==> inputs of v6 <==
==> flow/design.v <==
`timescale 1ns / 1ps
module mem32 (
    input Clk,                
    input rst,              
    input wr,         
    input rd,            
    input [3:0] in_add,      
    input [31:0] Data_in_32,  
    output reg [31:0] Data_out_32,  
    output reg valid
);
    reg [7:0] A [0:15];  
    always @(posedge Clk or posedge rst) begin
        if (rst) begin
            Data_out_32 <= 32'b0;
            valid <= 0;
        end else begin
            case ({wr, rd}) 
                2'b10: begin
                    if (in_add <= 12) begin  
                        A[in_add]     <= Data_in_32[7:0];    
                        A[in_add + 1] <= Data_in_32[15:8];   
                        A[in_add + 2] <= Data_in_32[23:16];  
                        A[in_add + 3] <= Data_in_32[31:24];  
                        valid <= 0;
                    end
                end
                2'b01: begin
                    if (in_add <= 12) begin  
                        Data_out_32[7:0]    <= A[in_add];      
                        Data_out_32[15:8]   <= A[in_add + 1];  
                        Data_out_32[23:16]  <= A[in_add + 2];  
                        Data_out_32[31:24]  <= A[in_add + 3]; 
                        valid <= 1; 
                    end else begin
                        Data_out_32 <= 32'b0; 
                        valid <= 0; 
                    end
                end
                default: begin
                    Data_out_32 <= 32'b0;  
                    valid <= 0;
                end
            endcase
        end
    end
endmodule
==> flow/run.sh <==
#!/bin/bash
# the make line also repeats each setting of config.mk as NAME=value (left out here)
make -C /OpenROAD-flow-scripts/flow DESIGN_CONFIG=/design/flow/config.mk WORK_HOME=/design/flow/orfs CLKGATE_MAP_FILE= finish
==> flow/config.mk <==
export PLATFORM = sky130hd
export DESIGN_NAME = mem32
export DESIGN_NICKNAME = mem32
export VERILOG_FILES = /design/flow/design.v
export SDC_FILE = /design/flow/constraint.sdc
export NUM_CORES = 4
export LEC_CHECK = 0
export CAP_MARGIN = 5
export CORE_ASPECT_RATIO = 1.5
export CORE_MARGIN = 2
export CORE_UTILIZATION = 21
export CTS_CLUSTER_DIAMETER = 79
export CTS_CLUSTER_SIZE = 30
export MAX_ROUTING_LAYER = met4
export MIN_ROUTING_LAYER = met2
export PLACE_DENSITY_LB_ADDON = 0.07
export SLEW_MARGIN = 20
export TNS_END_PERCENT = 45
==> flow/constraint.sdc <==
create_clock -name core_clock -period 3.59 [get_ports {Clk}]
set_input_delay 0.7180 -clock core_clock [delete_from_list [all_inputs] [get_ports {Clk}]]
set_output_delay 0.7180 -clock core_clock [all_outputs]
set_load 0.01 [all_outputs]
==> v36: changes against v6 <==
CAP_MARGIN = 20   (was 5)
CORE_ASPECT_RATIO = 1.35   (was 1.5)
CORE_MARGIN = 7   (was 2)
CORE_UTILIZATION = 55   (was 21)
CTS_CLUSTER_DIAMETER = 330   (was 79)
CTS_CLUSTER_SIZE = 98   (was 30)
MAX_ROUTING_LAYER = default   (was met4)
MIN_ROUTING_LAYER = default   (was met2)
PLACE_DENSITY = 0.36   (was default)
PLACE_DENSITY_LB_ADDON = default   (was 0.07)
TNS_END_PERCENT = 5   (was 45)
==> flow/constraint.sdc (replaced) <==
create_clock -name core_clock -period 5.0 [get_ports {Clk}]
set_input_delay 1.0000 -clock core_clock [delete_from_list [all_inputs] [get_ports {Clk}]]
set_output_delay 1.0000 -clock core_clock [all_outputs]
set_load 0.01 [all_outputs]
==> comparison <==
Clock skew: v6 is higher than v36 (0.017 ns). In v6 the count of clock-buffer cells in the layout is lower than in v36, by 1. Cell area: v6 is higher than v36 (14%). Hold slack: v6 is better than v36 (0.013 ns). Between v36 and v6, the lower global-route usage is in v36 (gap 2.3 points). Of v6 and v36, v36 has the higher core utilization (gap 36 points).
==> figures <==
| item | v6 | v36 |
|---|---|---|
| PD cells | 351 mW/mm^2 | 264 mW/mm^2 |
| Chip area | 0.0689 sq mm | 0.0302 sq mm |
| Clock latency at the later pin of the worst-skew pair | 0.56 ns | 0.46 ns |
| Post-route total power | 6.30 mW | 4.16 mW |
| Logic share of the area | 47.8% | 54.3% |
| Non-clock buffering overhead in the final layout | 16.3% | 9.37% |
| Number of placed cells counting well taps | 2679 | 1950 |
| Buffers plus inverters on the worst setup path | 4 | 2 |
| Vias after detailed routing | 22400 | 16700 |
| ClkCell Share | 3.11% | 3.85% |
| Met2 Routed Length | 55900 um | 32000 um |
| Run status | no timing/DRC/antenna violations | no timing/DRC/antenna violations |
| Count of buffers not belonging to the clock network in the layout | 327 | 173 |
| Placed wire-length estimate | 91300 um | 56200 um |

========
==> inputs of 08-02 <==
Starts from the design.v that is shown in full above.
clock: 5.0 ns
lec_check: 0
abc_area: 0
cap_margin: 20
cell_pad_in_sites_detail_placement: 1
cell_pad_in_sites_global_placement: 1
core_aspect_ratio: 0.76
core_margin: 6
core_utilization: 40
cts_cluster_diameter: 197
max_routing_layer: met4
place_density_lb_addon: 0.29
slew_margin: 5
tns_end_percent: 45
run.sh (not shown) runs the stock make flow with config.mk's settings and CLKGATE_MAP_FILE=.
==> 07-16 (differences from 08-02) <==
- ABC_AREA: 0 -> 1
- CAP_MARGIN: 20 -> 5
- CELL_PAD_IN_SITES_DETAIL_PLACEMENT: 1 -> 2
- CORE_ASPECT_RATIO: 0.76 -> 1.5
- CORE_MARGIN: 6 -> 2
- CORE_UTILIZATION: 40 -> 21
- CTS_CLUSTER_DIAMETER: 197 -> 79
- CTS_CLUSTER_SIZE: default -> 30
- GPL_TIMING_DRIVEN: default -> 1
- MAX_ROUTING_LAYER: met4 -> met5
- MIN_ROUTING_LAYER: default -> met2
- PLACE_DENSITY_LB_ADDON: 0.29 -> 0.07
- SETUP_SLACK_MARGIN: default -> 0.19
- SLEW_MARGIN: 5 -> 20
- TNS_END_PERCENT: 45 -> 55
==> flow/constraint.sdc (replaced) <==
create_clock -name core_clock -period 2.6 [get_ports {Clk}]
set_input_delay 0.5200 -clock core_clock [delete_from_list [all_inputs] [get_ports {Clk}]]
set_output_delay 0.5200 -clock core_clock [all_outputs]
set_load 0.01 [all_outputs]
==> 12-22 (differences from 08-02) <==
- ABC_AREA: 0 -> default
- CELL_PAD_IN_SITES_GLOBAL_PLACEMENT: 1 -> default
- CORE_ASPECT_RATIO: 0.76 -> default
- CORE_MARGIN: 6 -> 2
- CTS_CLUSTER_DIAMETER: 197 -> default
- PLACE_DENSITY_LB_ADDON: 0.29 -> default
==> results <==
                                                                       08-02           12-22           07-16
Status                                                        finished clean  finished clean  finished clean
Clock skew                                                         0.0210 ns       0.0270 ns       0.0289 ns
Slack of the worst reg-to-reg path                                   2.76 ns         2.51 ns         0.53 ns
Clk pwr share                                                          32.8%           33.5%           33.7%
Via count of the routed design                                         16.1k           16.4k           25.0k
Slew HR                                                                15.4%           17.7%           50.4%
Logic cell area                                                 0.00856 mm^2    0.00856 mm^2    0.00757 mm^2
Clock group                                                          1330 uW         1410 uW         2970 uW
Area share of the largest cell type after synthesis                    27.4%           27.4%           29.0%
Rows                                                                      59              68             112
Crit share post-route                                                  76.7%           78.9%           95.7%
Number of ordinary and repair buffers in the finished layout             173             190             521
Proportion of power drawn by flip-flops and latches                    38.9%           38.0%           34.9%
Layout net count                                                        1701            1718            2479

========
==> inputs of v2 <==
Starts from the design.v that is shown in full above.
clock: 5.0 ns
lec_check: 0
cap_margin: 20
core_aspect_ratio: 1.68
core_margin: 9
core_utilization: 55
cts_cluster_diameter: 330
cts_cluster_size: 98
place_density: 0.36
setup_slack_margin: 0.99
slew_margin: 20
tns_end_percent: 5
==> v16 (differences from v2) <==
- CORE_ASPECT_RATIO: 1.68 -> default
- CORE_MARGIN: 9 -> 2
- CORE_UTILIZATION: 55 -> 72
- CTS_CLUSTER_DIAMETER: 330 -> 353
- CTS_CLUSTER_SIZE: 98 -> 60
- PLACE_DENSITY: 0.36 -> 0.35
- SETUP_SLACK_MARGIN: 0.99 -> 0.57
==> flow/constraint.sdc (replaced) <==
create_clock -name core_clock -period 1.92 [get_ports {Clk}]
set_input_delay 0.3840 -clock core_clock [delete_from_list [all_inputs] [get_ports {Clk}]]
set_output_delay 0.3840 -clock core_clock [all_outputs]
set_load 0.01 [all_outputs]
==> results <==
Result of the run: v16 aborted with a tool error; v2 complete, no violations
Last stage reached: v16 4_1_cts; v2 -
Ys cells: v16 1646; v2 1646
Flip-flops with a built-in enable: v16 128; v2 128
Chip area: v16 20600 sq um; v2 31800 sq um
Mux share: v16 0.132; v2 0.132
Xor/xnor cell area share of the yosys netlist: v16 0.00178; v2 0.00178
Placed cell count: v16 2175; v2 1944
Cell row count: v16 51; v2 75
Final RePlAce weighted congestion: v16 1.52; v2 1.18
Floorplan core area: v16 19300 sq um; v2 25100 sq um
Place WS: v16 -1.25 ns; v2 0.735 ns
Die W: v16 144 um; v2 141 um
Die H: v16 144 um; v2 225 um
Cell area after placement: v16 18100 sq um; v2 15100 sq um
Floorplan Utilization: v16 0.728; v2 0.560
Synth top cell by count: v16 nand2_1; v2 nand2_1
HPWL after detailed placement: v16 61.0 mm; v2 57.9 mm

========
==> v37 <==
// mem32: RTL as listed in full above, without the edits since
clock: 3.48 ns
lec_check: 0
cap_margin: 20
core_aspect_ratio: 0.52
core_margin: 2
core_utilization: 40
cts_cluster_size: 86
gpl_routability_driven: 0
min_routing_layer: met2
slew_margin: 10
tns_end_percent: 90
==> v5 (differences from v37) <==
==> flow/config.mk (replaced) <==
export PLATFORM = sky130hd
export DESIGN_NAME = mem32
export DESIGN_NICKNAME = mem32
export VERILOG_FILES = /design/flow/design.v
export SDC_FILE = /design/flow/constraint.sdc
export NUM_CORES = 4
export LEC_CHECK = 0
export CAP_MARGIN = 20
export CORE_MARGIN = 2
export CORE_UTILIZATION = 40
export SLEW_MARGIN = 20
==> flow/constraint.sdc (replaced) <==
create_clock -name core_clock -period 5.0 [get_ports {Clk}]
set_input_delay 1.0000 -clock core_clock [delete_from_list [all_inputs] [get_ports {Clk}]]
set_output_delay 1.0000 -clock core_clock [all_outputs]
set_load 0.01 [all_outputs]
==> results <==
Fp util: v5 0.406; v37 0.406
Simple-Gate Fraction of Synth Area: v5 0.180; v37 0.180
Post-synthesis xor/xnor area fraction: v5 0.00178; v37 0.00178
Die area: v5 36600 um2; v37 36700 um2
Area fraction in compound gates: v5 0.291; v37 0.291
Hold_buf cts: v5 0; v37 0
Clock sink total: v5 161; v37 161
Number of rows created at floorplan: v5 68; v37 49
Post-synth mux share: v5 0.132; v37 0.132
Share of synthesized registers carrying an async set or reset: v5 0.205; v37 0.205
Result of the run: v5 complete, no violations; v37 stopped before the end
Stage where the flow stopped: v5 -; v37 5_1_grt
Die X: v5 191 um; v37 264 um
Floorplan die height: v5 191 um; v37 139 um
Area post-placement: v5 15400 um2; v37 15900 um2
Cts repair resizes: v5 0; v37 0
Number of nets produced by synthesis: v5 1688; v37 1688
Mean instance size in the synthesized netlist: v5 8.52 um2; v37 8.52 um2
DP Cell Count: v5 2100; v37 2154
Maximum level of the CTS H-tree: v5 4; v37 4
Core area: v5 34500 um2; v37 34500 um2
Tally of unique sky130hd cells used after synthesis: v5 86; v37 86
Pre-CTS worst setup slack: v5 0.477 ns; v37 0.191 ns
Half-perimeter wire length after detailed placement: v5 64100 um; v37 58800 um
Share of synthesized area occupied by flip-flops and latches: v5 0.333; v37 0.333
Postcts setup bufs: v5 0; v37 0
Total CTS buffers: v5 17; v37 17
Area fraction of the dominant cell type after synthesis: v5 0.274; v37 0.274

========
==> 05-26: inputs <==
Starts from the design.v that is shown in full above.
clock: 4.06 ns
lec_check: 0
cap_margin: 20
core_margin: 2
core_utilization: 40
slew_margin: 20
==> inputs of 02-25, as changes to 05-26 <==
Settings changed: ABC_AREA set to 0, CORE_ASPECT_RATIO set to 0.85, CORE_UTILIZATION 40 to 72, CTS_CLUSTER_DIAMETER set to 103, CTS_CLUSTER_SIZE set to 83, HOLD_SLACK_MARGIN set to -0.09, MAX_ROUTING_LAYER set to met4, PLACE_DENSITY set to 0.35, SETUP_SLACK_MARGIN set to 0.69.
==> flow/constraint.sdc (replaced) <==
create_clock -name core_clock -period 2.7 [get_ports {Clk}]
set_input_delay 0.5400 -clock core_clock [delete_from_list [all_inputs] [get_ports {Clk}]]
set_output_delay 0.5400 -clock core_clock [all_outputs]
set_load 0.01 [all_outputs]
==> inputs of 03-13, as changes to 05-26 <==
Settings changed: CORE_UTILIZATION 40 to 65, HOLD_SLACK_MARGIN set to 0.29, SETUP_SLACK_MARGIN set to -0.15, TNS_END_PERCENT set to 5.
==> flow/constraint.sdc (replaced) <==
create_clock -name core_clock -period 2.46 [get_ports {Clk}]
set_input_delay 0.4920 -clock core_clock [delete_from_list [all_inputs] [get_ports {Clk}]]
set_output_delay 0.4920 -clock core_clock [all_outputs]
set_load 0.01 [all_outputs]
==> results.cfg <==
; physical design summary
[outcome]
status = aborted with a tool error
stop_stage = 4_1_cts
stop_error = [ERROR DPL-0033] detailed placement checks failed during check placement.

[floorplanning]
design.core.area_sq_um = 19300
rows = 47
chipArea_sq_um = 20600

[placed_design]
placed_area_sq_um = 16900
dp.cells = 1989
the above is filed under 02-25

==> results.cfg <==
; physical design summary
[synthesis]
yosysMostFrequentCell = nand2_1
yosys-top-cells-count = nand2_1 (195), mux2i_1 (142), nor2_1 (138)

[outcome]
stop_error = [ERROR GRT-0116] Global routing finished with congestion. Check the congestion regions in the DRC Viewer.
status = aborted with a tool error
stop_stage = 5_1_grt

[placed_design]
placed_area_sq_um = 17700
dp.cells = 2148

[floorplanning]
chipArea_sq_um = 22800

[cts]
cts_buffer_depth = 2

[grt]
grt_use_met3 = 0.686
the above is filed under 03-13

==> results.cfg <==
; yosys + openroad results
[floorplanning]
chipArea_sq_um = 36600
rows = 68
design.core.area_sq_um = 34500

[placed_design]
placed_area_sq_um = 15600
dp.cells = 2128

[setup_path]
path_cells = buf_4, ha_1, or3_1, nand2_4, nor2_1, buf_4, buf_4, a2111oi_0, buf_4, a32oi_1

[power]
maxPowerGroup = registers

[synthesis]
ys.flops = 161

[outcome]
status = finished clean

[finish]
comb-cell-share = 0.527
the above is filed under 05-26


========
==> build 50 <==
Starts from the design.v that is shown in full above.
make LEC_CHECK=0 CAP_MARGIN=5 CORE_ASPECT_RATIO=1.39 CORE_MARGIN=2 CORE_UTILIZATION=21 CTS_CLUSTER_SIZE=30 MIN_ROUTING_LAYER=met2 PLACE_DENSITY_LB_ADDON=0.07 SLEW_MARGIN=20 finish   # period 3.59 ns
==> trial 96 (differences from build 50) <==
ABC_AREA = 1   (was default)
CAP_MARGIN = 20   (was 5)
CORE_ASPECT_RATIO = default   (was 1.39)
CORE_MARGIN = 7   (was 2)
CORE_UTILIZATION = 40   (was 21)
CTS_CLUSTER_DIAMETER = 250   (was default)
CTS_CLUSTER_SIZE = 61   (was 30)
MIN_ROUTING_LAYER = default   (was met2)
PLACE_DENSITY = 0.36   (was default)
PLACE_DENSITY_LB_ADDON = default   (was 0.07)
SETUP_SLACK_MARGIN = 0.99   (was default)
TNS_END_PERCENT = 15   (was default)
==> flow/constraint.sdc (replaced) <==
create_clock -name core_clock -period 5.0 [get_ports {Clk}]
set_input_delay 1.0000 -clock core_clock [delete_from_list [all_inputs] [get_ports {Clk}]]
set_output_delay 1.0000 -clock core_clock [all_outputs]
set_load 0.01 [all_outputs]
==> results <==
Against trial 96, the combinational power of build 50 is larger by 110%.
Between trial 96 and build 50, the lower global-route usage is in trial 96 (gap 9.9 points).
Between trial 96 and build 50, the lower clock power is in trial 96 (gap about 40%, measured against build 50).
Trial 96 finished clean. Build 50 produced a clean layout.
Clock skew: build 50 is higher than trial 96 (14 ps).
Against trial 96, the die size of build 50 is higher by 80%.

========
==> v10: inputs <==
RTL: the design.v shown in full above, as it stands there.
==> flow/config.mk <==
export PLATFORM = sky130hd
export DESIGN_NAME = mem32
export DESIGN_NICKNAME = mem32
export VERILOG_FILES = /design/flow/design.v
export SDC_FILE = /design/flow/constraint.sdc
export NUM_CORES = 4
export LEC_CHECK = 0
export ABC_AREA = 1
export CAP_MARGIN = 5
export CELL_PAD_IN_SITES_GLOBAL_PLACEMENT = 1
export CORE_ASPECT_RATIO = 1.5
export CORE_MARGIN = 2
export CORE_UTILIZATION = 21
export CTS_CLUSTER_DIAMETER = 79
export CTS_CLUSTER_SIZE = 30
export GPL_TIMING_DRIVEN = 0
export HOLD_SLACK_MARGIN = 0.03
export MAX_ROUTING_LAYER = met5
export MIN_ROUTING_LAYER = met2
export PLACE_DENSITY_LB_ADDON = 0.07
export SLEW_MARGIN = 20
export TNS_END_PERCENT = 95
==> flow/constraint.sdc <==
create_clock -name core_clock -period 3.59 [get_ports {Clk}]
set_input_delay 0.7180 -clock core_clock [delete_from_list [all_inputs] [get_ports {Clk}]]
set_output_delay 0.7180 -clock core_clock [all_outputs]
set_load 0.01 [all_outputs]
==> inputs of v33, as changes to v10 <==
- ABC_AREA: 1 -> unset
- CAP_MARGIN: 5 -> 20
- CELL_PAD_IN_SITES_GLOBAL_PLACEMENT: 1 -> unset
- CORE_ASPECT_RATIO: 1.5 -> unset
- CORE_UTILIZATION: 21 -> 70
- CTS_CLUSTER_DIAMETER: 79 -> unset
- CTS_CLUSTER_SIZE: 30 -> 60
- GPL_TIMING_DRIVEN: 0 -> unset
- HOLD_SLACK_MARGIN: 0.03 -> unset
- MAX_ROUTING_LAYER: met5 -> unset
- MIN_ROUTING_LAYER: met2 -> unset
- PLACE_DENSITY_LB_ADDON: 0.07 -> unset
- TNS_END_PERCENT: 95 -> unset
==> flow/constraint.sdc (replaced) <==
create_clock -name core_clock -period 2.02 [get_ports {Clk}]
set_input_delay 0.4040 -clock core_clock [delete_from_list [all_inputs] [get_ports {Clk}]]
set_output_delay 0.4040 -clock core_clock [all_outputs]
set_load 0.01 [all_outputs]
==> inputs of v9, as changes to v10 <==
- ABC_AREA: 1 -> unset
- CAP_MARGIN: 5 -> 20
- CELL_PAD_IN_SITES_GLOBAL_PLACEMENT: 1 -> unset
- CORE_ASPECT_RATIO: 1.5 -> unset
- CTS_CLUSTER_DIAMETER: 79 -> unset
- CTS_CLUSTER_SIZE: 30 -> unset
- GPL_TIMING_DRIVEN: 0 -> unset
- HOLD_SLACK_MARGIN: 0.03 -> unset
- MAX_ROUTING_LAYER: met5 -> unset
- MIN_ROUTING_LAYER: met2 -> unset
- PLACE_DENSITY_LB_ADDON: 0.07 -> unset
- TNS_END_PERCENT: 95 -> unset
==> flow/constraint.sdc (replaced) <==
create_clock -name core_clock -period 4.06 [get_ports {Clk}]
set_input_delay 0.8120 -clock core_clock [delete_from_list [all_inputs] [get_ports {Clk}]]
set_output_delay 0.8120 -clock core_clock [all_outputs]
set_load 0.01 [all_outputs]
==> impl_metrics.toml <==
# yosys + openroad results
[sta]
setup_viol = 11
fin_crit_sh_pct = 107
setup_slack_ps = -252

[die]
fp_util_pct = 21.3
core_sq_um = 62200
chip_area_sq_um = 65100

[status]
status = "complete, but fails checks"
so.violations = "setup timing"

[grt]
met3_usage_pct = 62.5

[layout]
syn2layout_area_growth_pct = 20.6
non_clock_inverter_count = 174

[synthesis]
xor_share_pct = 0.132

[clocking]
cts_buffer_depth = 2

[placement]
portBuffers = 61
The numbers above come from v10.

==> impl_metrics.toml <==
# physical design summary
[die]
chip_area_sq_um = 21200
core_sq_um = 19600
fp_util_pct = 71.6

[status]
lastStage = "clock tree synthesis (4_1_cts)"
status = "did not finish"
error = "[ERROR DPL-0038] Utilization greater than 100%, impossible to legalize"

[placement]
portBuffers = 72
place_ws_ps = -720

[synthesis]
ys_sh_simple_pct = 18.0
xor_share_pct = 0.178
synth_top_cell_by_count = "nand2_1"
The numbers above come from v33.

==> impl_metrics.toml <==
# yosys + openroad results
[sta]
fin_crit_sh_pct = 81.5
setup_slack_ps = 750
setup_viol = 0

[layout]
syn2layout_area_growth_pct = 19.9

[die]
fp_util_pct = 21.3
core_sq_um = 66000
chip_area_sq_um = 68900

[clocking]
cts_buffer_depth = 2

[status]
status = "complete, no violations"

[synthesis]
xor_share_pct = 0.178

[grt]
met3_usage_pct = 7.74

[placement]
portBuffers = 72
The numbers above come from v9.

No activity file was given, so power comes from the tool's default toggle rates.
